`run.sh`:
```
#!/bin/bash
# the make line also repeats each setting of config.mk as NAME=value (left out here)
make -C /OpenROAD-flow-scripts/flow DESIGN_CONFIG=/design/flow/config.mk WORK_HOME=/design/flow/orfs CLKGATE_MAP_FILE= finish
```
`design.v`:
```
module PWM_duty_cycle (
    input clk,            
    input rst,            
    input pwm_in,         
    output reg [7:0] duty_cycle   
);
    reg [15:0] high_count, total_count;   
    reg pwm_prev;        
    reg update_flag;     
    reg first_period;    
    always @(posedge clk or posedge rst) begin
        if (rst) begin
            high_count <= 0;
            total_count <= 0;
            duty_cycle <= 0;
            pwm_prev <= 0;
            update_flag <= 0;
            first_period <= 1;   
        end else begin
            total_count <= total_count + 1;
            if (pwm_in) high_count <= high_count + 1;
            if (pwm_prev && ~pwm_in) begin
                if (!first_period && total_count > 0) begin
                    duty_cycle <= (high_count * 100) / total_count;   
                end
                first_period <= 0;   
                high_count <= 0;
                total_count <= 0;
            end
            pwm_prev <= pwm_in;   
        end
    end
endmodule
```
`config.mk`:
```
export PLATFORM = sky130hd
export DESIGN_NAME = PWM_duty_cycle
export DESIGN_NICKNAME = PWM_duty_cycle
export VERILOG_FILES = /design/flow/design.v
export SDC_FILE = /design/flow/constraint.sdc
export NUM_CORES = 4
export LEC_CHECK = 0
export ABC_AREA = 1
export CAP_MARGIN = 20
export CELL_PAD_IN_SITES_DETAIL_PLACEMENT = 0
export CELL_PAD_IN_SITES_GLOBAL_PLACEMENT = 0
export CORE_MARGIN = 2
export CORE_UTILIZATION = 72
export CTS_CLUSTER_SIZE = 43
export MAX_ROUTING_LAYER = met4
export MIN_ROUTING_LAYER = met1
export PLACE_DENSITY_LB_ADDON = 0.2
export SETUP_SLACK_MARGIN = 0.82
export SLEW_MARGIN = 20
export TNS_END_PERCENT = 50
```
`constraint.sdc`:
```
create_clock -name core_clock -period 68.0 [get_ports {clk}]
set_input_delay 13.6000 -clock core_clock [delete_from_list [all_inputs] [get_ports {clk}]]
set_output_delay 13.6000 -clock core_clock [all_outputs]
set_load 0.01 [all_outputs]
```
==> out/metrics.cfg, run 1 <==
[sta]
finalCritPeriodShare_pct = 101
setup-violations-final = 1
min_period_ps = 68850
tns_ps = -853
fmax_ghz = 0.0145
rsz0062_at_grt = yes
skew_ps = 13.4
fin_ws_ps = -853
tightest_slew_ps = 1790
finalHoldViolCount = 0
slew_viol_final = 5
relSlewSlack_pct = -20.7

[route]
wl_met1_um = 58000
drc = 0
top_layer = met4
wl_met2_um = 69000
vias_per_cell = 6.69
firstDrtPassIters = 14
vias = 55700
routedWlPerCell_um = 20.7
drt_iter0_drc = 8888
wl_met3_um = 27200
ant_nets = 0
routed_wirelength_um = 172000

[hold_path]
worstHoldPathType = flip-flop to flip-flop
whs_path_depth = 2
hold_start = first_period
min_to = first_period

[worst_setup_path]
worst_path_max_delay_cell = nor4_1
reg2reg_slack_ps = -850
path_delay_family = simple AND/OR/NAND/NOR gates
crit_path_frequent_cell = nand2_1
reg2reg_from = total_count[15]
critPathKind = flip-flop to flip-flop
endpoint_kind = flip-flop
max_stage_delay_ps = 1450
crit_buf_inv = 77
cp.arrival_ps = 69060
crit_fanout = 21
start_kind = flip-flop
r2r_cells = 468
cp.depth = 468
crit_path_end = duty_cycle[0]
startpoint = total_count[15]
r2r_end = duty_cycle[0]
crit_required_ps = 68210

[clocking]
root_buffer = clkbuf_16
clk_pin_slew_worst_paths_ps = 80
postCtsHoldBufs = 0
cts_buffers = 5
cts_num_sinks = 42
h-tree-depth = 2
clk_latency_ps = 330
cts_buffer_depth = 2
cts_tree = done

[layout]
areaGrowthSynthToFinish_pct = 16.6
post-route-util_pct = 85.2
final_area_um2 = 49300
nets = 8005

[run]
tool_warnings = 35
maxCapViolations = 2

[floorplan]
die_area_um2 = 60700
core_util_floorplan_pct = 73.1
die_x_um = 246
dieHeight_um = 246
core_um2 = 57900
ios = 11
num_rows = 88

[synthesis]
yosysTopAreaCell = nand2_1
mux_share_pct = 0.0503
synth_cells = 7125
logic_family = simple AND/OR/NAND/NOR gates
yosys-top-cells-count = 1655 x nand2_1, 870 x inv_1, 588 x nor2_1
synth_cell_types = 87
ys_cells = 7125
avgSynthCellArea_um2 = 5.94
top_area_share_pct = 14.7
synthesis.nets = 7588
synth_seq_share_pct = 2.49
synth.most_common_cell = nand2_1
ys_chip_area_um2 = 42300
synth_area_um2 = 42300
async_flop_share_pct = 100
synthFlopType = dfrtp_1
xor_area_share_pct = 9.01
ys_sh_aoi_pct = 16.2
ys_sh_adder_pct = 13.8
area_leaders = nand2_1 15%, ha_1 13%, inv_1 7.7%
ys_sh_simple_pct = 46.4
edf_count = 0
ys_warn_count = 1
numSynthFlops = 42

[global_routing]
grt_pass1_wl_um = 222000
overflow = 0
grt_max_degree = 45
grt_antenna_before_repair = 6
grtUsageTotal_pct = 45.4
grt_pass1_vias = 45400

[placed_design]
dpl_cell_area_um2 = 44000
gp_congestion = 1.06
numPortBuffers = 10
dp_slack_ps = -4290
hpwl_um = 109000

[run_status]
failed_checks = capacitance limit, slew limit, setup timing
status = complete, but fails checks

==> per-stage QoR <==
stage | instances | hold slack (ps)
after global placement | 8027 | 430
after floorplan | 7125 | 424
after CTS | 8064 | 444
after detailed placement | 8027 | 433
after global routing | 8316 | 491
final | 8318 | 445
==> metal layers <==
layer  global-route usage (%)  vias to the layer above
met1                     55.4                    24300
met3                     8.09                     1976
met4                     24.8                        0
li1                         -                    24500
met5                        -                        -
met2                     70.9                     4938
==> area by class of cell <==
type	instances	area, µm²
Inverter	988	3860
Timing Repair inverter	8	67.6
Antenna cell	10	25.0
Clock buffer	7	143
Tap cell	765	957
Timing Repair Buffer	495	4010
Fill cell	3386	8590
Clock inverter	1	8.76
Sequential cell	42	1060
Multi-Input combinational cell	6002	39200
==> repair_timing <==
| item | CTS | global route |
|---|---|---|
| gates cloned | 9 | 26 |
| resized | 111 | 682 |
| pin swaps | 26 | 296 |
| endpoints found under the hold margin | 0 | 0 |
| setup endpoints to repair | 3 | 4 |
| setup buffers | 20 | 218 |
==> run 2: changes to the inputs <==
CELL_PAD_IN_SITES_DETAIL_PLACEMENT = default   (was 0)
CELL_PAD_IN_SITES_GLOBAL_PLACEMENT = default   (was 0)
CORE_UTILIZATION = 69   (was 72)
CTS_CLUSTER_SIZE = default   (was 43)
MAX_ROUTING_LAYER = default   (was met4)
MIN_ROUTING_LAYER = default   (was met1)
PLACE_DENSITY_LB_ADDON = default   (was 0.2)
SETUP_SLACK_MARGIN = default   (was 0.82)
TNS_END_PERCENT = default   (was 50)
clock period = 91.3 ns   (was 68.0 ns; I/O delays follow)
==> run 2 against run 1 <==
  * Now clean on timing, DRC and antenna
  * Via count is 15% lower
  * First-iteration DRC count shrank 42%
  * Maximum frequency decreased by 17%
  * Count of clock-buffer cells in the layout is 2 lower
  * Critical endpoint unchanged
  * Highest routed layer unchanged
==> out/metrics.cfg, run 2 <==
[route]
routed_wirelength_um = 138000  ; -20%
routedWlPerCell_um = 17.6  ; -15%
antennaDiodeCount = 0  ; -10
vias = 47400  ; -15%
drt_iter0_drc = 5117  ; -42%
ant_nets = 0  ; unchanged
drc = 0  ; unchanged
vias_per_cell = 6.04  ; -9.7%
firstDrtPassIters = 7  ; -7

[worst_setup_path]
reg2reg_slack_ps = 8720  ; +9580 ps
cp.arrival_ps = 82810  ; +13750 ps
path_delay_family = simple AND/OR/NAND/NOR gates
startpoint = high_count[2]
endpoint_kind = flip-flop
max_stage_delay_ps = 650  ; -800 ps
cp.depth = 479  ; +2.4%
crit_path_frequent_cell = nand2_1
crit_fanout = 46  ; +120%
crit_path_end = duty_cycle[0]
crit_required_ps = 91530  ; +23320 ps
r2r_end = duty_cycle[0]
reg2reg_from = high_count[2]
r2r_cells = 479  ; +2.4%
start_kind = flip-flop
worst_path_max_delay_cell = o21ai_0
critPathKind = flip-flop to flip-flop
crit_buf_inv = 69  ; -10%

[run_status]
status = finished clean

[floorplan]
die_x_um = 252  ; +2.1%
ios = 11  ; unchanged
core_um2 = 60500  ; +4.4%
die_area_um2 = 63300  ; +4.3%
num_rows = 90  ; +2.3%
core_util_floorplan_pct = 70.0  ; -3.1 points
dieHeight_um = 252  ; +2.1%

[global_routing]
grtUsageTotal_pct = 42.1  ; -3.3 points
use_met3_pct = 6.15  ; -1.9 points
grt_antenna_before_repair = 0  ; -6
overflow = 0  ; unchanged
grt_use_met1_pct = 56.3  ; +0.91 points
grt_max_degree = 47  ; +4.4%
grt.busiest_layer = met2
grt_pass1_wl_um = 219000  ; -1.3%
grt_pass1_vias = 42700  ; -6.0%
grt.met2_usage_pct = 67.0  ; -3.9 points

[synthesis]
async_flop_share_pct = 100  ; unchanged
synth_seq_share_pct = 2.49  ; unchanged
mux_share_pct = 0.0503  ; unchanged
ys_warn_count = 1  ; unchanged
ys_sh_adder_pct = 13.8  ; unchanged
yosys-top-cells-count = 1655 x nand2_1, 870 x inv_1, 588 x nor2_1
synth_cell_types = 87  ; unchanged
synth_cells = 7125  ; unchanged
yosysTopAreaCell = nand2_1
area_leaders = nand2_1 15%, ha_1 13%, inv_1 7.7%
edf_count = 0  ; unchanged
top_area_share_pct = 14.7  ; unchanged
synthesis.nets = 7588  ; unchanged
avgSynthCellArea_um2 = 5.94  ; unchanged
xor_area_share_pct = 9.01  ; unchanged
synth.most_common_cell = nand2_1
logic_family = simple AND/OR/NAND/NOR gates
ys_chip_area_um2 = 42300  ; unchanged
synth_area_um2 = 42300  ; unchanged
ys_cells = 7125  ; unchanged
ys_sh_simple_pct = 46.4  ; unchanged
ys_sh_aoi_pct = 16.2  ; unchanged
synthFlopType = dfrtp_1
numSynthFlops = 42  ; unchanged

[hold_path]
min_to = first_period
whs_path_depth = 2  ; unchanged
hold_start = first_period
worstHoldPathType = flip-flop to flip-flop

[sta]
relSlewSlack_pct = 26.2  ; +47 points
slew_viol_final = 0  ; -5
fmax_ghz = 0.0121  ; -17%
hold_slack_ps = 453  ; +7.76 ps
tightest_slew_ps = 1100  ; -688 ps
finalHoldViolCount = 0  ; unchanged
skew_ps = 5.97  ; -7.45 ps
tns_ps = 0  ; +853 ps
min_period_ps = 82580  ; +13720 ps
finalCritPeriodShare_pct = 90.4  ; -11 points
setup-violations-final = 0  ; -1

[placed_design]
gp_congestion = 1.02  ; -4.3%
hpwl_um = 110000  ; +1.1%
place_inst = 7835  ; -2.4%
numPortBuffers = 10  ; unchanged

[run]
maxCapViolations = 0  ; -2
tool_warnings = 36  ; +2.9%

[clocking]
clk_pin_slew_worst_paths_ps = 70  ; about the same
clk_latency_ps = 310  ; -20 ps
cts_tree = done
root_buffer = clkbuf_16
cts_num_sinks = 42  ; unchanged
h-tree-depth = 2  ; unchanged
cts_buffers = 5  ; unchanged
cts_buffer_depth = 2  ; unchanged

[layout]
post-route-util_pct = 70.4  ; -15 points
fin_cells = 7848  ; -5.7%
areaGrowthSynthToFinish_pct = 0.630
nets = 7528  ; -6.0%

-- run 2: repair_timing --
action	in CTS	in global routing
hold endpoints to repair	0	0
hold buffers	0	0
gates resized	0	11
endpoints found under the setup margin	0	2
setup buffers	0	5
-- run 2: through the flow --
step	cell area [µm²]	setup slack, ps
2_1_floorplan	42300	21740
3_3_place_gp	42300	11520
3_5_place_dp	42300	8750
4_1_cts	42500	8420
5_1_grt	42600	-92.5
6_report	42600	8720
-- run 2: per-layer routing --
layer,vias to the layer above,routed length (µm)
met3,441,14100
met1,21300,58300
li1,23500,-
met5,-,0
met2,2253,58400
met4,0,7400
-- run 2: final cells by class --
cell class              instances  area (µm²)
inverters                     988        3790
repair buffers                 49         393
fillers                      5821       17900
well taps                     782         978
clock buffers                   5         125
clock inverters                 3        43.8
flip-flops and latches         42        1050
multi-input cells            5979       36200
==> run 3: changes to the inputs <==
CORE_UTILIZATION = 72   (was 69)
CTS_CLUSTER_SIZE = 100   (was default)
TNS_END_PERCENT = 10   (was default)
clock period = 73.7 ns   (was 91.3 ns; I/O delays follow)
==> run 3 against run 2 <==
  * Critical endpoint unchanged
  * Largest cell class unchanged
  * Still clean on timing, DRC and antenna
  * Hold slack improved by 6.0 ps
  * Non-clock buffer count increased by 162
  * Synthesized cell count unchanged
==> out/metrics.cfg, run 3 <==
[run_status]
status = finished clean

[hold_path]
min_to = first_period
worstHoldPathType = flip-flop to flip-flop
whs_path_depth = 2  ; unchanged
hold_start = first_period

[worst_setup_path]
max_stage_delay_ps = 480  ; -170 ps
start_kind = flip-flop
startpoint = high_count[9]
endpoint_kind = flip-flop
crit_path_end = duty_cycle[0]
reg2reg_slack_ps = 4180  ; -4540 ps
r2r_end = duty_cycle[0]
critPathKind = flip-flop to flip-flop
r2r_cells = 471  ; -1.7%
crit_fanout = 23  ; -50%
cp.depth = 471  ; -1.7%
worst_path_max_delay_cell = fa_1
crit_required_ps = 73930  ; -17600 ps
crit_buf_inv = 53  ; -23%
crit_path_frequent_cell = nand2_1
path_delay_family = simple AND/OR/NAND/NOR gates
reg2reg_from = high_count[9]
cp.arrival_ps = 69750  ; -13060 ps

[route]
drc = 0  ; unchanged
firstDrtPassIters = 9  ; +2
drt_iter0_drc = 5710  ; +12%
routed_wirelength_um = 144000  ; +4.0%
ant_nets = 0  ; unchanged
routedWlPerCell_um = 17.9  ; +1.9%
vias = 49400  ; +4.0%
vias_per_cell = 6.16  ; +1.9%

[global_routing]
grt_antenna_before_repair = 0  ; unchanged
grt_max_degree = 47  ; unchanged
grtUsageTotal_pct = 43.8  ; +1.7 points
overflow = 0  ; unchanged
grt.busiest_layer = met2
grt_pass1_wl_um = 219000  ; -0.14%
grt_use_met1_pct = 57.0  ; +0.68 points
grt.met2_usage_pct = 69.3  ; +2.4 points
use_met3_pct = 7.78  ; +1.6 points
grt_pass1_vias = 43100  ; +1.0%

[placed_design]
gp_congestion = 1.04  ; +2.0%
hpwl_um = 108000  ; -1.5%
place_inst = 7868  ; +0.42%
numPortBuffers = 10  ; unchanged

[clocking]
clk_pin_slew_worst_paths_ps = 60  ; about the same
cts_num_sinks = 42  ; unchanged
clk_latency_ps = 310  ; about the same
postCtsHoldBufs = 0  ; unchanged
h-tree-depth = 2  ; unchanged
cts_buffer_depth = 2  ; unchanged
root_buffer = clkbuf_16
cts_tree = done
cts_buffers = 5  ; unchanged

[synthesis]
logic_family = simple AND/OR/NAND/NOR gates
synthesis.nets = 7588  ; unchanged
avgSynthCellArea_um2 = 5.94  ; unchanged
xor_area_share_pct = 9.01  ; unchanged
yosysTopAreaCell = nand2_1
mux_share_pct = 0.0503  ; unchanged
synth.most_common_cell = nand2_1
ys_sh_simple_pct = 46.4  ; unchanged
synth_cells = 7125  ; unchanged
synth_area_um2 = 42300  ; unchanged
edf_count = 0  ; unchanged
ys_sh_aoi_pct = 16.2  ; unchanged
async_flop_share_pct = 100  ; unchanged
synthFlopType = dfrtp_1
ys_chip_area_um2 = 42300  ; unchanged
area_leaders = nand2_1 15%, ha_1 13%, inv_1 7.7%
numSynthFlops = 42  ; unchanged
ys_warn_count = 1  ; unchanged
top_area_share_pct = 14.7  ; unchanged
ys_cells = 7125  ; unchanged
synth_seq_share_pct = 2.49  ; unchanged
yosys-top-cells-count = 1655 x nand2_1, 870 x inv_1, 588 x nor2_1
ys_sh_adder_pct = 13.8  ; unchanged
synth_cell_types = 87  ; unchanged

[floorplan]
core_um2 = 57900  ; -4.2%
num_rows = 88  ; -2.2%
die_x_um = 246  ; -2.1%
ios = 11  ; unchanged
core_util_floorplan_pct = 73.1  ; +3.1 points
die_area_um2 = 60700  ; -4.1%
dieHeight_um = 246  ; -2.1%

[sta]
min_period_ps = 69520  ; -13060 ps
tightest_slew_ps = 1100  ; -7.03 ps
hold_slack_ps = 459  ; +6.04 ps
setup-violations-final = 0  ; unchanged
finalHoldViolCount = 0  ; unchanged
finalCritPeriodShare_pct = 94.3  ; +3.9 points
slew_viol_final = 0  ; unchanged
relSlewSlack_pct = 26.6  ; +0.47 points
fmax_ghz = 0.0144  ; +19%
skew_ps = 13.7  ; +7.71 ps

[layout]
areaGrowthSynthToFinish_pct = 6.12
nets = 7712  ; +2.4%
seq_area_um2 = 1060  ; +0.95%
fillers = 4980  ; -14%
fin_cells = 8016  ; +2.1%
logic_area_um2 = 37200  ; +2.7%

[run]
maxCapViolations = 0  ; unchanged
tool_warnings = 36  ; unchanged

run 3: area by class of cell:
| cell class | count | area share, % |
|---|---|---|
| Multi-Input combinational cell | 5997 | 82.8 |
| Inverter | 988 | 8.56 |
| Timing Repair Buffer | 211 | 3.73 |
| Sequential cell | 42 | 2.37 |
| Tap cell | 765 | 2.13 |
| Clock buffer | 6 | 0.287 |
| Clock inverter | 2 | 0.0836 |
| Timing Repair inverter | 4 | 0.0641 |
| Antenna cell | 1 | 0.00557 |
run 3: per-stage QoR:
step                setup WS [ps]  cell area (µm²)  util [%]  setup TNS, ps
finish                       4180            44900      77.5              0
global route                -1210            44900      77.5          -1210
CTS                          57.3            43000      74.2              0
detailed placement          -2550            42700      73.7          -3500
global placement            -70.2            42700      73.7          -70.2
floorplan                    4140            42300         -              0
run 3: routing by layer:
layer  vias up  share of wire, %  wire [µm]
li1      23800                 -          -
met1     22000                39      56600
met2      2878                42      60900
met3       667                12      17200
met4         0               6.4       9170
met5         -                 0          0
run 3: timing repair:
| item | CTS | global route |
|---|---|---|
| cloned | 6 | 19 |
| pin swaps | 6 | 91 |
| endpoints found under the hold margin | 0 | 0 |
| buffers inserted | 3 | 111 |
| resized | 17 | 299 |
| endpoints found under the setup margin | 2 | 4 |
==> run 4: changes to the inputs <==
ABC_AREA = default   (was 1)
CELL_PAD_IN_SITES_DETAIL_PLACEMENT = 0   (was default)
CELL_PAD_IN_SITES_GLOBAL_PLACEMENT = 0   (was default)
CORE_MARGIN = 3   (was 2)
CORE_UTILIZATION = 69   (was 72)
CTS_CLUSTER_SIZE = 43   (was 100)
MIN_ROUTING_LAYER = met1   (was default)
PLACE_DENSITY_LB_ADDON = 0.09   (was default)
SETUP_SLACK_MARGIN = 0.82   (was default)
TNS_END_PERCENT = default   (was 10)
clock period = 50.1 ns   (was 73.7 ns; I/O delays follow)
==> run 4 against run 3 <==
  * The run now fails in 3_5_place_dp
  * Die area grew 0.37%
  * Area after synthesis fell by 5.4%
  * Synthesized cell count down 21%
==> out/metrics.cfg, run 4 <==
[run_status]
lastStage = 3_5_place_dp
status = stopped before the end
error = [ERROR DPL-0038] Utilization greater than 100%, impossible to legalize

[floorplan]
num_rows = 87  ; -1.1%
ios = 11  ; unchanged
die_area_um2 = 61000  ; +0.37%
die_x_um = 247  ; +0.18%
core_um2 = 56900  ; -1.7%
core_util_floorplan_pct = 70.3  ; -2.7 points
dieHeight_um = 247  ; +0.18%

[synthesis]
ys_sh_simple_pct = 29.0  ; -17 points
xor_area_share_pct = 11.4  ; +2.4 points
area_leaders = ha_1 14%, a21oi_1 7.2%, xnor2_1 6.9%
logic_family = AND-OR/OR-AND gates
async_flop_share_pct = 100  ; unchanged
ys_chip_area_um2 = 40000  ; -5.4%
synth_cells = 5606  ; -21%
synth.most_common_cell = nor2_1
synth_seq_share_pct = 2.63  ; +0.14 points
ys_warn_count = 1  ; unchanged
edf_count = 0  ; unchanged
ys_cells = 5606  ; -21%
ys_sh_adder_pct = 14.6  ; +0.81 points
top_area_share_pct = 14.0  ; -0.68 points
mux_share_pct = 4.75  ; +4.7 points
ys_sh_aoi_pct = 32.5  ; +16 points
synthesis.nets = 6069  ; -20%
yosys-top-cells-count = 594 x nor2_1, 573 x a21oi_1, 448 x ha_1
synth_cell_types = 192  ; +120%
synth_area_um2 = 40000  ; -5.4%
avgSynthCellArea_um2 = 7.14  ; +20%
synthFlopType = dfrtp_1
numSynthFlops = 42  ; unchanged
yosysTopAreaCell = ha_1

[placed_design]
gp_congestion = 1.15  ; +11%
numPortBuffers = 10  ; unchanged

[run 4: metrics by stage]
| step | cell area (µm²) | cells | hold slack (ps) |
|---|---|---|---|
| floorplan | 41600 | 5606 | 473 |
| global placement | 58700 | 8564 | 481 |
==> run 5: changes to the inputs <==
ABC_AREA = 0   (was default)
CAP_MARGIN = 15   (was 20)
CELL_PAD_IN_SITES_DETAIL_PLACEMENT = default   (was 0)
CELL_PAD_IN_SITES_GLOBAL_PLACEMENT = default   (was 0)
CORE_MARGIN = 2   (was 3)
CORE_UTILIZATION = 72   (was 69)
CTS_CLUSTER_DIAMETER = 361   (was default)
CTS_CLUSTER_SIZE = 72   (was 43)
HOLD_SLACK_MARGIN = 0.29   (was default)
MIN_ROUTING_LAYER = default   (was met1)
PLACE_DENSITY_LB_ADDON = default   (was 0.09)
SETUP_SLACK_MARGIN = -0.44   (was 0.82)
clock period = 46.2 ns   (was 50.1 ns; I/O delays follow)
==> run 5 against run 4 <==
  * The flow again stops in 3_5_place_dp
  * Synthesized cell count stayed put
  * Die area decreased by 5.6%
  * Area after synthesis unchanged
==> out/metrics.cfg, run 5 <==
[run_status]
status = stopped before the end
lastStage = 3_5_place_dp
error = [ERROR DPL-0038] Utilization greater than 100%, impossible to legalize

[floorplan]
die_area_um2 = 57500  ; -5.6%
core_um2 = 55100  ; -3.2%
ios = 11  ; unchanged
core_util_floorplan_pct = 72.7  ; +2.3 points
dieHeight_um = 240  ; -2.9%
num_rows = 86  ; -1.1%
die_x_um = 240  ; -2.9%

[synthesis]
yosys-top-cells-count = 594 x nor2_1, 573 x a21oi_1, 448 x ha_1
async_flop_share_pct = 100  ; unchanged
ys_sh_aoi_pct = 32.5  ; unchanged
synth.most_common_cell = nor2_1
ys_cells = 5606  ; unchanged
synthesis.nets = 6069  ; unchanged
area_leaders = ha_1 14%, a21oi_1 7.2%, xnor2_1 6.9%
logic_family = AND-OR/OR-AND gates
ys_sh_simple_pct = 29.0  ; unchanged
avgSynthCellArea_um2 = 7.14  ; unchanged
edf_count = 0  ; unchanged
top_area_share_pct = 14.0  ; unchanged
synth_cell_types = 192  ; unchanged
mux_share_pct = 4.75  ; unchanged
xor_area_share_pct = 11.4  ; unchanged
synth_seq_share_pct = 2.63  ; unchanged
synth_cells = 5606  ; unchanged
ys_warn_count = 1  ; unchanged
synth_area_um2 = 40000  ; unchanged
yosysTopAreaCell = ha_1
numSynthFlops = 42  ; unchanged
ys_sh_adder_pct = 14.6  ; unchanged
synthFlopType = dfrtp_1
ys_chip_area_um2 = 40000  ; unchanged

[placed_design]
gp_congestion = 1.15  ; -0.52%
numPortBuffers = 10  ; unchanged

## run 5: metrics by stage
step              setup TNS [ps]
floorplan                -247870
global placement         -205220
==> run 6: changes to the inputs <==
ABC_AREA = 1   (was 0)
CAP_MARGIN = 20   (was 15)
CTS_CLUSTER_DIAMETER = 253   (was 361)
CTS_CLUSTER_SIZE = 99   (was 72)
HOLD_SLACK_MARGIN = default   (was 0.29)
PLACE_DENSITY = 0.42   (was default)
SETUP_SLACK_MARGIN = default   (was -0.44)
TNS_END_PERCENT = 20   (was default)
clock period = 59.4 ns   (was 46.2 ns; I/O delays follow)
==> run 6 against run 5 <==
  * The flow again stops in 3_5_place_dp
  * Synthesized cell count increased by 27%
  * Area after synthesis increased by 5.7%
  * Die area increased by 5.6%
==> out/metrics.cfg, run 6 <==
[run_status]
status = stopped before the end
lastStage = 3_5_place_dp
error = [ERROR DPL-0038] Utilization greater than 100%, impossible to legalize

[synthesis]
ys_warn_count = 1  ; unchanged
synth.most_common_cell = nand2_1
ys_chip_area_um2 = 42300  ; +5.7%
ys_sh_simple_pct = 46.4  ; +17 points
yosysTopAreaCell = nand2_1
synthesis.nets = 7588  ; +25%
xor_area_share_pct = 9.01  ; -2.4 points
synth_area_um2 = 42300  ; +5.7%
synth_seq_share_pct = 2.49  ; -0.14 points
top_area_share_pct = 14.7  ; +0.68 points
logic_family = simple AND/OR/NAND/NOR gates
synth_cells = 7125  ; +27%
ys_sh_aoi_pct = 16.2  ; -16 points
ys_cells = 7125  ; +27%
avgSynthCellArea_um2 = 5.94  ; -17%
synthFlopType = dfrtp_1
area_leaders = nand2_1 15%, ha_1 13%, inv_1 7.7%
ys_sh_adder_pct = 13.8  ; -0.81 points
mux_share_pct = 0.0503  ; -4.7 points
yosys-top-cells-count = 1655 x nand2_1, 870 x inv_1, 588 x nor2_1
synth_cell_types = 87  ; -55%
numSynthFlops = 42  ; unchanged
edf_count = 0  ; unchanged
async_flop_share_pct = 100  ; unchanged

[placed_design]
gp_congestion = 1.10  ; -4.4%
numPortBuffers = 10  ; unchanged

[floorplan]
core_util_floorplan_pct = 73.1  ; +0.39 points
ios = 11  ; unchanged
core_um2 = 57900  ; +5.1%
dieHeight_um = 246  ; +2.8%
num_rows = 88  ; +2.3%
die_x_um = 246  ; +2.8%
die_area_um2 = 60700  ; +5.6%

==> run 6: per-stage QoR <==
step | setup TNS (ps) | worst slack, ps
floorplan | -7790 | -4320
global placement | -1460 | -1380
==> run 7: changes to the inputs <==
ABC_AREA = default   (was 1)
CORE_UTILIZATION = 40   (was 72)
CTS_CLUSTER_DIAMETER = default   (was 253)
CTS_CLUSTER_SIZE = default   (was 99)
PLACE_DENSITY = default   (was 0.42)
TNS_END_PERCENT = default   (was 20)
clock period = 175.0 ns   (was 59.4 ns; I/O delays follow)
==> run 7 against run 6 <==
  * The run now finishes clean
  * Synthesized cell count shrank 21%
  * Die area rose by 69%
  * Area after synthesis down 5.4%
==> out/metrics.cfg, run 7 <==
[worst_setup_path]
reg2reg_slack_ps = 62680
endpoint_kind = flip-flop
r2r_cells = 531
worst_path_max_delay_cell = or4b_1
crit_buf_inv = 32
crit_required_ps = 175160
start_kind = flip-flop
r2r_end = duty_cycle[0]
max_stage_delay_ps = 860
cp.depth = 531
cp.arrival_ps = 112480
crit_path_end = duty_cycle[0]
path_delay_family = AND-OR/OR-AND gates
crit_fanout = 43
crit_path_frequent_cell = a21oi_1
critPathKind = flip-flop to flip-flop
startpoint = high_count[2]
reg2reg_from = high_count[2]

[synthesis]
async_flop_share_pct = 100  ; unchanged
synth.most_common_cell = nor2_1
ys_sh_aoi_pct = 32.5  ; +16 points
ys_sh_adder_pct = 14.6  ; +0.81 points
ys_cells = 5606  ; -21%
synthFlopType = dfrtp_1
area_leaders = ha_1 14%, a21oi_1 7.2%, xnor2_1 6.9%
top_area_share_pct = 14.0  ; -0.68 points
xor_area_share_pct = 11.4  ; +2.4 points
ys_warn_count = 1  ; unchanged
mux_share_pct = 4.75  ; +4.7 points
ys_chip_area_um2 = 40000  ; -5.4%
edf_count = 0  ; unchanged
synth_seq_share_pct = 2.63  ; +0.14 points
logic_family = AND-OR/OR-AND gates
synth_cell_types = 192  ; +120%
yosysTopAreaCell = ha_1
numSynthFlops = 42  ; unchanged
ys_sh_simple_pct = 29.0  ; -17 points
synth_area_um2 = 40000  ; -5.4%
synthesis.nets = 6069  ; -20%
yosys-top-cells-count = 594 x nor2_1, 573 x a21oi_1, 448 x ha_1
synth_cells = 5606  ; -21%
avgSynthCellArea_um2 = 7.14  ; +20%

[clocking]
root_buffer = clkbuf_16
cts_num_sinks = 42
clk_pin_slew_worst_paths_ps = 70
post-cts-setup-buffers = 0
post_cts_resized = 0
cts_tree = done
h-tree-depth = 2
postCtsHoldBufs = 0
cts_buffers = 5
cts_buffer_depth = 2
clk_latency_ps = 310

[floorplan]
ios = 11  ; unchanged
die_area_um2 = 103000  ; +69%
num_rows = 116  ; +32%
die_x_um = 320  ; +30%
core_um2 = 99700  ; +72%
core_util_floorplan_pct = 40.2  ; -33 points
dieHeight_um = 320  ; +30%

[layout]
post-route-util_pct = 41.3
areaGrowthSynthToFinish_pct = 2.78
fillers = 10400
nets = 5975

[sta]
rsz0062_at_grt = no
setup-violations-final = 0
finalCritPeriodShare_pct = 64.2
tightest_slew_ps = 1180
tns_ps = 0
min_period_ps = 112320
slew_viol_final = 0
skew_ps = 18.3
fin_ws_ps = 62680
relSlewSlack_pct = 20.8
fmax_ghz = 0.00890
finalHoldViolCount = 0

[hold_path]
min_to = first_period
worstHoldPathType = flip-flop to flip-flop
hold_start = first_period
whs_path_depth = 1

[run_status]
status = finished clean

[global_routing]
overflow = 0
grt_pass1_wl_um = 225000
grt_antenna_before_repair = 2
grt_max_degree = 44
grt_pass1_vias = 39800
grtUsageTotal_pct = 27.1

[run]
tool_warnings = 34
maxCapViolations = 0

[route]
drc = 0
drt_iter0_drc = 4030
vias = 43100
vias_per_cell = 6.33
ant_nets = 0
antennaDiodeCount = 0
routed_wirelength_um = 146000
routedWlPerCell_um = 21.5
firstDrtPassIters = 6

[placed_design]
numPortBuffers = 10  ; unchanged
hpwl_um = 114000
gp_congestion = 0.981  ; -10%
dp_slack_ps = 64330

run 7: final cells by class:
type,count,area (µm²),share of cell area [%]
inverters,206,785,1.91
multi-input cells,5183,37000,89.8
flip-flops and latches,42,1050,2.56
well taps,1298,1620,3.95
clock inverters,3,28.8,0.0699
clock buffers,5,125,0.304
repair buffers,74,581,1.41
run 7: routing by layer:
metal,global-route usage (%),vias up,routed length [µm]
met4,9.35,0,5840
met1,35.8,20400,64200
met5,0,-,0
li1,-,20800,-
met2,45.7,1552,66700
met3,2.70,313,9640
run 7: through the flow:
stage          instance area (µm²)  hold slack [ps]  instances
5_1_grt                      41200              516       6811
3_3_place_gp                 41000              484       6801
2_1_floorplan                40000              473       5606
3_5_place_dp                 41000              486       6802
6_report                     41200              496       6811
4_1_cts                      41100              498       6810
==> run 8: changes to the inputs <==
ABC_AREA = 1   (was default)
CELL_PAD_IN_SITES_DETAIL_PLACEMENT = 0   (was default)
CELL_PAD_IN_SITES_GLOBAL_PLACEMENT = 0   (was default)
CORE_UTILIZATION = 72   (was 40)
CTS_CLUSTER_SIZE = 43   (was default)
MAX_ROUTING_LAYER = met4   (was default)
MIN_ROUTING_LAYER = met1   (was default)
PLACE_DENSITY_LB_ADDON = 0.2   (was default)
SETUP_SLACK_MARGIN = 0.82   (was default)
TNS_END_PERCENT = 50   (was default)
clock period = 67.9 ns   (was 175.0 ns; I/O delays follow)
==> run 8 against run 7 <==
  * Now fails the layout checks on capacitance limit, slew limit, setup timing
  * Synthesized cell count increased by 27%
  * Cell area increased by 20%
  * Register-to-register slack got worse by 65000 ps
  * Die area decreased by 41%
  * Hold slack got worse by 8.6 ps
  * Setup slack got worse by 65000 ps
  * Core utilization increased by 44 points
==> out/metrics.cfg, run 8 <==
[placed_design]
gp_congestion = 1.08  ; +10%
numPortBuffers = 10  ; unchanged
hpwl_um = 109000  ; -4.2%
dp_slack_ps = -4210  ; -68540 ps

[worst_setup_path]
critPathKind = flip-flop to flip-flop
max_stage_delay_ps = 1440  ; +580 ps
crit_fanout = 18  ; -58%
worst_path_max_delay_cell = o21ai_0
start_kind = flip-flop
r2r_cells = 470  ; -11%
cp.depth = 470  ; -11%
r2r_end = duty_cycle[0]
startpoint = high_count[7]
crit_path_frequent_cell = nand2_1
crit_required_ps = 68090  ; -107070 ps
crit_buf_inv = 77  ; +140%
reg2reg_slack_ps = -2410  ; -65090 ps
cp.arrival_ps = 70490  ; -41990 ps
reg2reg_from = high_count[7]
crit_path_end = duty_cycle[0]
path_delay_family = simple AND/OR/NAND/NOR gates
endpoint_kind = flip-flop

[synthesis]
synth_area_um2 = 42300  ; +5.7%
yosysTopAreaCell = nand2_1
avgSynthCellArea_um2 = 5.94  ; -17%
ys_chip_area_um2 = 42300  ; +5.7%
ys_sh_simple_pct = 46.4  ; +17 points
synth_cell_types = 87  ; -55%
synthesis.nets = 7588  ; +25%
area_leaders = nand2_1 15%, ha_1 13%, inv_1 7.7%
yosys-top-cells-count = 1655 x nand2_1, 870 x inv_1, 588 x nor2_1
synthFlopType = dfrtp_1
top_area_share_pct = 14.7  ; +0.68 points
numSynthFlops = 42  ; unchanged
synth_cells = 7125  ; +27%
async_flop_share_pct = 100  ; unchanged
ys_sh_adder_pct = 13.8  ; -0.81 points
synth.most_common_cell = nand2_1
ys_sh_aoi_pct = 16.2  ; -16 points
edf_count = 0  ; unchanged
synth_seq_share_pct = 2.49  ; -0.14 points
logic_family = simple AND/OR/NAND/NOR gates
ys_warn_count = 1  ; unchanged
ys_cells = 7125  ; +27%
mux_share_pct = 0.0503  ; -4.7 points
xor_area_share_pct = 9.01  ; -2.4 points

[route]
ant_nets = 0  ; unchanged
drc = 0  ; unchanged
vias = 56300  ; +31%
routed_wirelength_um = 176000  ; +20%
routedWlPerCell_um = 21.0  ; -2.1%
drt_iter0_drc = 9298  ; +130%
firstDrtPassIters = 21  ; +15
vias_per_cell = 6.74  ; +6.5%

[global_routing]
grt_use_met1_pct = 55.1  ; +19 points
grt.met2_usage_pct = 70.8  ; +25 points
grt_max_degree = 45  ; +2.3%
use_met3_pct = 7.85  ; +5.2 points
overflow = 0  ; unchanged
grt_pass1_wl_um = 222000  ; -1.3%
grtUsageTotal_pct = 45.6  ; +19 points
grt.busiest_layer = met2
grt_pass1_vias = 45700  ; +15%
grt_antenna_before_repair = 14  ; +12

[layout]
nets = 8024  ; +34%
fillers = 3418  ; -67%
areaGrowthSynthToFinish_pct = 16.7

[floorplan]
ios = 11  ; unchanged
core_util_floorplan_pct = 73.1  ; +33 points
num_rows = 88  ; -24%
dieHeight_um = 246  ; -23%
core_um2 = 57900  ; -42%
die_x_um = 246  ; -23%
die_area_um2 = 60700  ; -41%

[sta]
fin_ws_ps = -2410  ; -65090 ps
fmax_ghz = 0.0142  ; +60%
hold_slack_ps = 487  ; -8.55 ps
finalHoldViolCount = 0  ; unchanged
tightest_slew_ps = 1880  ; +697 ps
setup-violations-final = 2  ; +2
min_period_ps = 70310  ; -42010 ps
finalCritPeriodShare_pct = 104  ; +39 points
rsz0062_at_grt = yes
skew_ps = 18.1  ; -0.225 ps
slew_viol_final = 3  ; +3
relSlewSlack_pct = -26.4  ; -47 points

[run_status]
failed_checks = capacitance limit, slew limit, setup timing
status = complete, but fails checks

[clocking]
root_buffer = clkbuf_16
clk_pin_slew_worst_paths_ps = 80  ; about the same
cts_buffers = 5  ; unchanged
clk_latency_ps = 320  ; about the same
postCtsHoldBufs = 0  ; unchanged
h-tree-depth = 2  ; unchanged
cts_tree = done
cts_num_sinks = 42  ; unchanged
cts_buffer_depth = 2  ; unchanged

[hold_path]
hold_start = duty_cycle[3]
worstHoldPathType = flip-flop to flip-flop
min_to = duty_cycle[3]
whs_path_depth = 2  ; +1

[run]
tool_warnings = 35  ; +2.9%
maxCapViolations = 1  ; +1

run 8: cell type report:
class / count / area (µm²) / share of cell area, %
Clock inverter: 3 / 26.3 / 0.0532
Sequential cell: 42 / 1060 / 2.15
Tap cell: 765 / 957 / 1.94
Timing Repair Buffer: 516 / 4140 / 8.39
Inverter: 988 / 3860 / 7.81
Clock buffer: 5 / 125 / 0.253
Antenna cell: 24 / 60.1 / 0.122
Timing Repair inverter: 8 / 61.3 / 0.124
Multi-Input combinational cell: 6000 / 39100 / 79.2
run 8: repair_timing:
action | 4_1_cts | 5_1_grt
gates resized | 104 | 681
buffers inserted | 25 | 237
pin swaps | 29 | 299
cloned | 13 | 20
endpoints found under the setup margin | 3 | 4
run 8: per-stage QoR:
stage,instance area (µm²),util [%],cells,setup TNS (ps)
after floorplan,42400,-,7125,0
after global placement,44000,75.9,8024,-2110
after detailed placement,44000,75.9,8024,-6870
after CTS,44700,77.2,8070,0
after global routing,49400,85.2,8344,-9430
final,49400,85.3,8351,-3190
run 8: routing by layer:
| layer | vias to the layer above | wire length [µm] |
|---|---|---|
| met5 | - | 0 |
| met3 | 2170 | 28200 |
| met2 | 5213 | 70100 |
| li1 | 24500 | - |
| met4 | 0 | 19100 |
| met1 | 24400 | 58300 |
==> run 9: changes to the inputs <==
CAP_MARGIN = 0   (was 20)
CELL_PAD_IN_SITES_DETAIL_PLACEMENT = default   (was 0)
CELL_PAD_IN_SITES_GLOBAL_PLACEMENT = default   (was 0)
CORE_ASPECT_RATIO = 0.94   (was default)
CTS_CLUSTER_DIAMETER = 255   (was default)
CTS_CLUSTER_SIZE = 98   (was 43)
MAX_ROUTING_LAYER = default   (was met4)
MIN_ROUTING_LAYER = default   (was met1)
PLACE_DENSITY = 0.42   (was default)
PLACE_DENSITY_LB_ADDON = default   (was 0.2)
SETUP_SLACK_MARGIN = default   (was 0.82)
TNS_END_PERCENT = 20   (was 50)
clock period = 58.5 ns   (was 67.9 ns; I/O delays follow)
==> run 9 against run 8 <==
  * The run now fails in 3_5_place_dp
  * Die area barely moved
  * Area after synthesis did not move
  * Synthesized cell count stayed put
==> out/metrics.cfg, run 9 <==
[run_status]
status = stopped before the end
lastStage = 3_5_place_dp
error = [ERROR DPL-0038] Utilization greater than 100%, impossible to legalize

[synthesis]
numSynthFlops = 42  ; unchanged
async_flop_share_pct = 100  ; unchanged
area_leaders = nand2_1 15%, ha_1 13%, inv_1 7.7%
synth_seq_share_pct = 2.49  ; unchanged
logic_family = simple AND/OR/NAND/NOR gates
yosys-top-cells-count = 1655 x nand2_1, 870 x inv_1, 588 x nor2_1
xor_area_share_pct = 9.01  ; unchanged
edf_count = 0  ; unchanged
ys_sh_aoi_pct = 16.2  ; unchanged
synth_cells = 7125  ; unchanged
ys_sh_simple_pct = 46.4  ; unchanged
avgSynthCellArea_um2 = 5.94  ; unchanged
top_area_share_pct = 14.7  ; unchanged
synth_area_um2 = 42300  ; unchanged
synth_cell_types = 87  ; unchanged
ys_sh_adder_pct = 13.8  ; unchanged
yosysTopAreaCell = nand2_1
ys_cells = 7125  ; unchanged
synth.most_common_cell = nand2_1
ys_chip_area_um2 = 42300  ; unchanged
ys_warn_count = 1  ; unchanged
synthesis.nets = 7588  ; unchanged
synthFlopType = dfrtp_1
mux_share_pct = 0.0503  ; unchanged

[floorplan]
core_util_floorplan_pct = 72.6  ; -0.51 points
die_x_um = 254  ; +3.1%
num_rows = 86  ; -2.3%
core_um2 = 58300  ; +0.70%
die_area_um2 = 60700  ; about the same
dieHeight_um = 239  ; -3.0%
ios = 11  ; unchanged

[placed_design]
gp_congestion = 1.04  ; -3.9%
numPortBuffers = 10  ; unchanged

[run 9: through the flow]
| stage | setup slack (ps) | cell area [µm²] |
|---|---|---|
| floorplan | -5220 | 43100 |
| global placement | -1110 | 60800 |
==> run 10: changes to the inputs <==
ABC_AREA = default   (was 1)
CAP_MARGIN = 20   (was 0)
CELL_PAD_IN_SITES_DETAIL_PLACEMENT = 2   (was default)
CELL_PAD_IN_SITES_GLOBAL_PLACEMENT = 1   (was default)
CORE_ASPECT_RATIO = 0.66   (was 0.94)
CORE_UTILIZATION = 52   (was 72)
CTS_CLUSTER_DIAMETER = default   (was 255)
CTS_CLUSTER_SIZE = 65   (was 98)
GPL_ROUTABILITY_DRIVEN = 0   (was default)
HOLD_SLACK_MARGIN = 0.2   (was default)
MIN_ROUTING_LAYER = met2   (was default)
PLACE_DENSITY = default   (was 0.42)
PLACE_DENSITY_LB_ADDON = 0.09   (was default)
SETUP_SLACK_MARGIN = 0.82   (was default)
TNS_END_PERCENT = default   (was 20)
clock period = 179.0 ns   (was 58.5 ns; I/O delays follow)
==> run 10 against run 9 <==
  * The run again fails in 3_5_place_dp
  * Synthesized cell count is 21% lower
  * Die area is 31% higher
  * Area after synthesis is 5.4% lower
==> out/metrics.cfg, run 10 <==
[run_status]
status = stopped before the end
lastStage = 3_5_place_dp
error = [ERROR DPL-0033] detailed placement checks failed during check placement.

[synthesis]
yosysTopAreaCell = ha_1
ys_sh_simple_pct = 29.0  ; -17 points
synth.most_common_cell = nor2_1
ys_warn_count = 1  ; unchanged
synth_area_um2 = 40000  ; -5.4%
ys_chip_area_um2 = 40000  ; -5.4%
ys_sh_aoi_pct = 32.5  ; +16 points
ys_cells = 5606  ; -21%
ys_sh_adder_pct = 14.6  ; +0.81 points
synth_cells = 5606  ; -21%
synthFlopType = dfrtp_1
edf_count = 0  ; unchanged
yosys-top-cells-count = 594 x nor2_1, 573 x a21oi_1, 448 x ha_1
synth_cell_types = 192  ; +120%
numSynthFlops = 42  ; unchanged
area_leaders = ha_1 14%, a21oi_1 7.2%, xnor2_1 6.9%
synthesis.nets = 6069  ; -20%
top_area_share_pct = 14.0  ; -0.68 points
async_flop_share_pct = 100  ; unchanged
avgSynthCellArea_um2 = 7.14  ; +20%
xor_area_share_pct = 11.4  ; +2.4 points
logic_family = AND-OR/OR-AND gates
synth_seq_share_pct = 2.63  ; +0.14 points
mux_share_pct = 4.75  ; +4.7 points

[floorplan]
core_um2 = 76000  ; +30%
ios = 11  ; unchanged
num_rows = 82  ; -4.7%
die_area_um2 = 79300  ; +31%
dieHeight_um = 229  ; -4.0%
die_x_um = 346  ; +36%
core_util_floorplan_pct = 52.7  ; -20 points

[placed_design]
numPortBuffers = 10  ; unchanged

## run 10: metrics by stage
step              area (µm²)
floorplan              40000
global placement       40600
==> run 11: changes to the inputs <==
CELL_PAD_IN_SITES_DETAIL_PLACEMENT = default   (was 2)
CELL_PAD_IN_SITES_GLOBAL_PLACEMENT = default   (was 1)
CORE_ASPECT_RATIO = default   (was 0.66)
CORE_UTILIZATION = 40   (was 52)
CTS_CLUSTER_SIZE = default   (was 65)
GPL_ROUTABILITY_DRIVEN = default   (was 0)
HOLD_SLACK_MARGIN = default   (was 0.2)
MIN_ROUTING_LAYER = default   (was met2)
PLACE_DENSITY_LB_ADDON = default   (was 0.09)
SETUP_SLACK_MARGIN = default   (was 0.82)
clock period = 147.0 ns   (was 179.0 ns; I/O delays follow)
==> run 11 against run 10 <==
  * The run now finishes clean
  * Area after synthesis is the same
  * Synthesized cell count is the same
  * Die area up 29%
==> out/metrics.cfg, run 11 <==
[worst_setup_path]
critPathKind = flip-flop to flip-flop
reg2reg_slack_ps = 34450
max_stage_delay_ps = 990
path_delay_family = AND-OR/OR-AND gates
worst_path_max_delay_cell = or4_2
crit_required_ps = 147170
crit_path_frequent_cell = a21oi_1
cp.arrival_ps = 112710
endpoint_kind = flip-flop
r2r_cells = 530
crit_path_end = duty_cycle[0]
crit_buf_inv = 30
crit_fanout = 43
cp.depth = 530
startpoint = high_count[2]
r2r_end = duty_cycle[0]
reg2reg_from = high_count[2]
start_kind = flip-flop

[synthesis]
synth_seq_share_pct = 2.63  ; unchanged
ys_sh_adder_pct = 14.6  ; unchanged
mux_share_pct = 4.75  ; unchanged
area_leaders = ha_1 14%, a21oi_1 7.2%, xnor2_1 6.9%
logic_family = AND-OR/OR-AND gates
numSynthFlops = 42  ; unchanged
synthesis.nets = 6069  ; unchanged
edf_count = 0  ; unchanged
ys_chip_area_um2 = 40000  ; unchanged
synth_area_um2 = 40000  ; unchanged
synth_cells = 5606  ; unchanged
top_area_share_pct = 14.0  ; unchanged
ys_cells = 5606  ; unchanged
yosysTopAreaCell = ha_1
async_flop_share_pct = 100  ; unchanged
xor_area_share_pct = 11.4  ; unchanged
synth_cell_types = 192  ; unchanged
yosys-top-cells-count = 594 x nor2_1, 573 x a21oi_1, 448 x ha_1
avgSynthCellArea_um2 = 7.14  ; unchanged
synthFlopType = dfrtp_1
ys_sh_simple_pct = 29.0  ; unchanged
ys_sh_aoi_pct = 32.5  ; unchanged
ys_warn_count = 1  ; unchanged
synth.most_common_cell = nor2_1

[global_routing]
grt_pass1_vias = 40600
grt_antenna_before_repair = 3
grt_max_degree = 44
grt_pass1_wl_um = 227000
grtUsageTotal_pct = 27.1
overflow = 0

[hold_path]
hold_start = first_period
worstHoldPathType = flip-flop to flip-flop
whs_path_depth = 1
min_to = first_period

[floorplan]
core_um2 = 99700  ; +31%
die_x_um = 320  ; -7.3%
core_util_floorplan_pct = 40.2  ; -13 points
die_area_um2 = 103000  ; +29%
dieHeight_um = 320  ; +40%
ios = 11  ; unchanged
num_rows = 116  ; +41%

[placed_design]
numPortBuffers = 10  ; unchanged
dpl_cell_area_um2 = 41000
hpwl_um = 114000
gp_congestion = 0.979

[clocking]
post-cts-setup-buffers = 0
cts_tree = done
post_cts_resized = 0
clk_latency_ps = 310
cts_buffer_depth = 2
h-tree-depth = 2
postCtsHoldBufs = 0
root_buffer = clkbuf_16
cts_num_sinks = 42
clk_pin_slew_worst_paths_ps = 80
cts_buffers = 5

[route]
vias_per_cell = 6.32
routedWlPerCell_um = 21.4
ant_nets = 0
drt_iter0_drc = 4020
drc = 0
firstDrtPassIters = 6
routed_wirelength_um = 146000
vias = 43000

[layout]
logic_area_um2 = 37000
post-route-util_pct = 41.3
final_area_um2 = 41100
nets = 5972
fillers = 10500
areaGrowthSynthToFinish_pct = 2.77
seq_area_um2 = 1050

[sta]
skew_ps = 15.7
fmax_ghz = 0.00889
relSlewSlack_pct = 26.2
finalHoldViolCount = 0
finalCritPeriodShare_pct = 76.6
rsz0062_at_grt = no
min_period_ps = 112550
tns_ps = 0
hold_slack_ps = 497
setup-violations-final = 0
slew_viol_final = 0
tightest_slew_ps = 1100

[run]
tool_warnings = 34
maxCapViolations = 0

[run_status]
status = finished clean

run 11: area by class of cell:
class / instances / area share (%)
Antenna cell: 1 / 0.00608
Clock buffer: 5 / 0.304
Clock inverter: 3 / 0.0699
Inverter: 206 / 1.91
Multi-Input combinational cell: 5183 / 89.8
Sequential cell: 42 / 2.56
Tap cell: 1298 / 3.95
Timing Repair Buffer: 71 / 1.37
run 11: routing by layer:
metal  routed length, µm  share of wire (%)  vias up  track usage, %
li1                    -                  -    20800               -
met1               62700                 43    20300            35.4
met2               66000                 45     1594            45.7
met3               10400                7.1      336            3.14
met4                6500                4.5        0            10.3
met5                   0                  0        -               0
run 11: through the flow:
| step | setup slack [ps] | std cells |
|---|---|---|
| after floorplan | 46310 | 5606 |
| after global placement | 38200 | 6799 |
| after detailed placement | 36210 | 6799 |
| after CTS | 35790 | 6807 |
| after global routing | 23330 | 6808 |
| final | 34450 | 6809 |
==> run 12: changes to the inputs <==
ABC_AREA = 1   (was default)
CAP_MARGIN = 15   (was 20)
CELL_PAD_IN_SITES_DETAIL_PLACEMENT = 2   (was default)
CELL_PAD_IN_SITES_GLOBAL_PLACEMENT = 0   (was default)
CORE_ASPECT_RATIO = 0.5   (was default)
CTS_CLUSTER_DIAMETER = 160   (was default)
CTS_CLUSTER_SIZE = 28   (was default)
GPL_ROUTABILITY_DRIVEN = 1   (was default)
HOLD_SLACK_MARGIN = -0.1   (was default)
MAX_ROUTING_LAYER = met5   (was default)
PLACE_DENSITY_LB_ADDON = 0.24   (was default)
SETUP_SLACK_MARGIN = 5.0   (was default)
clock period = 154.0 ns   (was 147.0 ns; I/O delays follow)
==> run 12 against run 11 <==
  * The run now fails in 5_1_grt
  * Synthesized cell count increased by 27%
  * Die area up 5.8%
  * Area after synthesis up 5.7%
==> out/metrics.cfg, run 12 <==
[run_status]
status = stopped before the end
lastStage = 5_1_grt
error = [ERROR GRT-0116] Global routing finished with congestion. Check the congestion regions in the DRC Viewer.

[synthesis]
synth_cells = 7125  ; +27%
ys_cells = 7125  ; +27%
numSynthFlops = 42  ; unchanged
avgSynthCellArea_um2 = 5.94  ; -17%
synth_cell_types = 87  ; -55%
area_leaders = nand2_1 15%, ha_1 13%, inv_1 7.7%
mux_share_pct = 0.0503  ; -4.7 points
synth_area_um2 = 42300  ; +5.7%
ys_chip_area_um2 = 42300  ; +5.7%
logic_family = simple AND/OR/NAND/NOR gates
ys_sh_simple_pct = 46.4  ; +17 points
ys_warn_count = 1  ; unchanged
ys_sh_aoi_pct = 16.2  ; -16 points
ys_sh_adder_pct = 13.8  ; -0.81 points
synthesis.nets = 7588  ; +25%
synth_seq_share_pct = 2.49  ; -0.14 points
top_area_share_pct = 14.7  ; +0.68 points
xor_area_share_pct = 9.01  ; -2.4 points
synthFlopType = dfrtp_1
edf_count = 0  ; unchanged
yosys-top-cells-count = 1655 x nand2_1, 870 x inv_1, 588 x nor2_1
yosysTopAreaCell = nand2_1
async_flop_share_pct = 100  ; unchanged
synth.most_common_cell = nand2_1

[clocking]
cts_num_sinks = 42  ; unchanged
postCtsHoldBufs = 0  ; unchanged
cts_buffer_depth = 2  ; unchanged
post_cts_resized = 0  ; unchanged
h-tree-depth = 2  ; unchanged
post-cts-setup-buffers = 0  ; unchanged
cts_buffers = 5  ; unchanged
root_buffer = clkbuf_16

[placed_design]
hpwl_um = 283000  ; +150%
dp_slack_ps = 49230  ; +13020 ps
numPortBuffers = 10  ; unchanged
place_inst = 8478  ; +25%
gp_congestion = 0.970  ; -0.85%

[floorplan]
dieHeight_um = 234  ; -27%
num_rows = 84  ; -28%
ios = 11  ; unchanged
core_util_floorplan_pct = 40.3  ; +0.15 points
die_x_um = 464  ; +45%
core_um2 = 105000  ; +5.3%
die_area_um2 = 109000  ; +5.8%

[global_routing]
overflow = 430
grtUsageTotal_pct = 69.1

run 12: per-stage QoR:
| step | cell area [µm²] | hold slack, ps |
|---|---|---|
| 3_3_place_gp | 43200 | 432 |
| 3_5_place_dp | 43200 | 485 |
| 4_1_cts | 43300 | 498 |
| 2_1_floorplan | 42300 | 424 |
run 12: per-layer routing:
layer  GRT usage (%)  overflow
met1            74.6        87
met5            24.0         8
met2            87.3       154
met4            53.8       108
met3            52.1        73
==> run 13: changes to the inputs <==
ABC_AREA = default   (was 1)
CAP_MARGIN = 20   (was 15)
CELL_PAD_IN_SITES_DETAIL_PLACEMENT = default   (was 2)
CELL_PAD_IN_SITES_GLOBAL_PLACEMENT = default   (was 0)
CORE_ASPECT_RATIO = default   (was 0.5)
CORE_UTILIZATION = 30   (was 40)
CTS_CLUSTER_DIAMETER = default   (was 160)
CTS_CLUSTER_SIZE = default   (was 28)
GPL_ROUTABILITY_DRIVEN = default   (was 1)
HOLD_SLACK_MARGIN = default   (was -0.1)
MAX_ROUTING_LAYER = default   (was met5)
PLACE_DENSITY_LB_ADDON = default   (was 0.24)
SETUP_SLACK_MARGIN = default   (was 5.0)
clock period = 111.0 ns   (was 154.0 ns; I/O delays follow)
==> run 13 against run 12 <==
  * Now clean on timing, DRC and antenna
  * Area after synthesis decreased by 5.4%
  * Synthesized cell count decreased by 21%
  * Die area is 26% higher
==> out/metrics.cfg, run 13 <==
[synthesis]
yosysTopAreaCell = ha_1
mux_share_pct = 4.75  ; +4.7 points
top_area_share_pct = 14.0  ; -0.68 points
numSynthFlops = 42  ; unchanged
synth_cell_types = 192  ; +120%
area_leaders = ha_1 14%, a21oi_1 7.2%, xnor2_1 6.9%
ys_sh_simple_pct = 29.0  ; -17 points
synth_seq_share_pct = 2.63  ; +0.14 points
synthesis.nets = 6069  ; -20%
edf_count = 0  ; unchanged
synthFlopType = dfrtp_1
xor_area_share_pct = 11.4  ; +2.4 points
synth.most_common_cell = nor2_1
ys_cells = 5606  ; -21%
synth_area_um2 = 40000  ; -5.4%
ys_chip_area_um2 = 40000  ; -5.4%
ys_sh_aoi_pct = 32.5  ; +16 points
synth_cells = 5606  ; -21%
async_flop_share_pct = 100  ; unchanged
ys_warn_count = 1  ; unchanged
yosys-top-cells-count = 594 x nor2_1, 573 x a21oi_1, 448 x ha_1
avgSynthCellArea_um2 = 7.14  ; +20%
ys_sh_adder_pct = 14.6  ; +0.81 points
logic_family = AND-OR/OR-AND gates

[worst_setup_path]
reg2reg_from = high_count[2]
crit_fanout = 39
r2r_cells = 529
crit_required_ps = 111180
endpoint_kind = flip-flop
startpoint = high_count[2]
crit_path_frequent_cell = a21oi_1
max_stage_delay_ps = 730
cp.arrival_ps = 103350
crit_buf_inv = 29
worst_path_max_delay_cell = a211oi_1
path_delay_family = AND-OR/OR-AND gates
start_kind = flip-flop
critPathKind = flip-flop to flip-flop
reg2reg_slack_ps = 7820
r2r_end = duty_cycle[0]
crit_path_end = duty_cycle[0]
cp.depth = 529

[layout]
post-route-util_pct = 32.0
fin_cells = 7321
areaGrowthSynthToFinish_pct = 6.12
fillers = 14300
nets = 6014
logic_area_um2 = 37400
seq_area_um2 = 1050

[clocking]
cts_buffers = 5  ; unchanged
cts_num_sinks = 42  ; unchanged
root_buffer = clkbuf_16
clk_latency_ps = 320
cts_tree = done
postCtsHoldBufs = 0  ; unchanged
h-tree-depth = 2  ; unchanged
cts_buffer_depth = 2  ; unchanged
clk_pin_slew_worst_paths_ps = 80

[global_routing]
grt_antenna_before_repair = 2
grt_pass1_wl_um = 227000
grtUsageTotal_pct = 20.5
grt_pass1_vias = 40100
overflow = 0
grt_max_degree = 44

[route]
wl_met2_um = 66200
firstDrtPassIters = 6
drt_iter0_drc = 4008
ant_nets = 0
vias = 43800
wl_met1_um = 66100
wl_met3_um = 11200
routed_wirelength_um = 150000
top_layer = met5
vias_per_cell = 5.99
drc = 0
routedWlPerCell_um = 20.5

[sta]
tightest_slew_ps = 1140
hold_slack_ps = 492
skew_ps = 14.7
finalHoldViolCount = 0
fmax_ghz = 0.00969
finalCritPeriodShare_pct = 93.0
slew_viol_final = 0
relSlewSlack_pct = 23.3
setup-violations-final = 0
min_period_ps = 103180

[run]
tool_warnings = 34
maxCapViolations = 0

[floorplan]
dieHeight_um = 369  ; +58%
core_util_floorplan_pct = 30.1  ; -10 points
die_x_um = 369  ; -20%
num_rows = 134  ; +60%
die_area_um2 = 136000  ; +26%
ios = 11  ; unchanged
core_um2 = 133000  ; +27%

[hold_path]
hold_start = first_period
min_to = first_period
whs_path_depth = 1
worstHoldPathType = flip-flop to flip-flop

[placed_design]
numPortBuffers = 10  ; unchanged
hpwl_um = 117000  ; -59%
place_inst = 7268  ; -14%
gp_congestion = 0.979  ; +0.89%

[run_status]
status = finished clean

[run 13: layer usage]
layer  up-vias  GRT usage (%)
li1      20900              -
met1     20700           27.6
met2      1829           33.3
met3       378           2.50
met4         4           7.72
met5         -              0
[run 13: timing repair]
| item | in CTS | in global routing |
|---|---|---|
| buffers inserted | 0 | 37 |
| cloned | 0 | 7 |
| pin swaps | 0 | 17 |
| setup endpoints to repair | 1 | 3 |
| resized | 2 | 83 |
[run 13: stage by stage]
step | setup slack (ps) | cell area (µm²) | TNS (ps)
after floorplan | 10310 | 40000 | 0
after global placement | 1980 | 41600 | 0
after detailed placement | 64.1 | 41600 | 0
after CTS | 207 | 41700 | 0
after global routing | -234 | 42500 | -234
final | 7820 | 42500 | 0
[run 13: layout make-up]
cell class / instances / area share (%)
multi-input combinational: 5190 / 88.1
tap: 1768 / 5.21
sequential: 42 / 2.48
timing repair buffer: 106 / 1.96
inverter: 206 / 1.85
clock buffer: 5 / 0.294
clock inverter: 3 / 0.0677
antenna: 1 / 0.00589
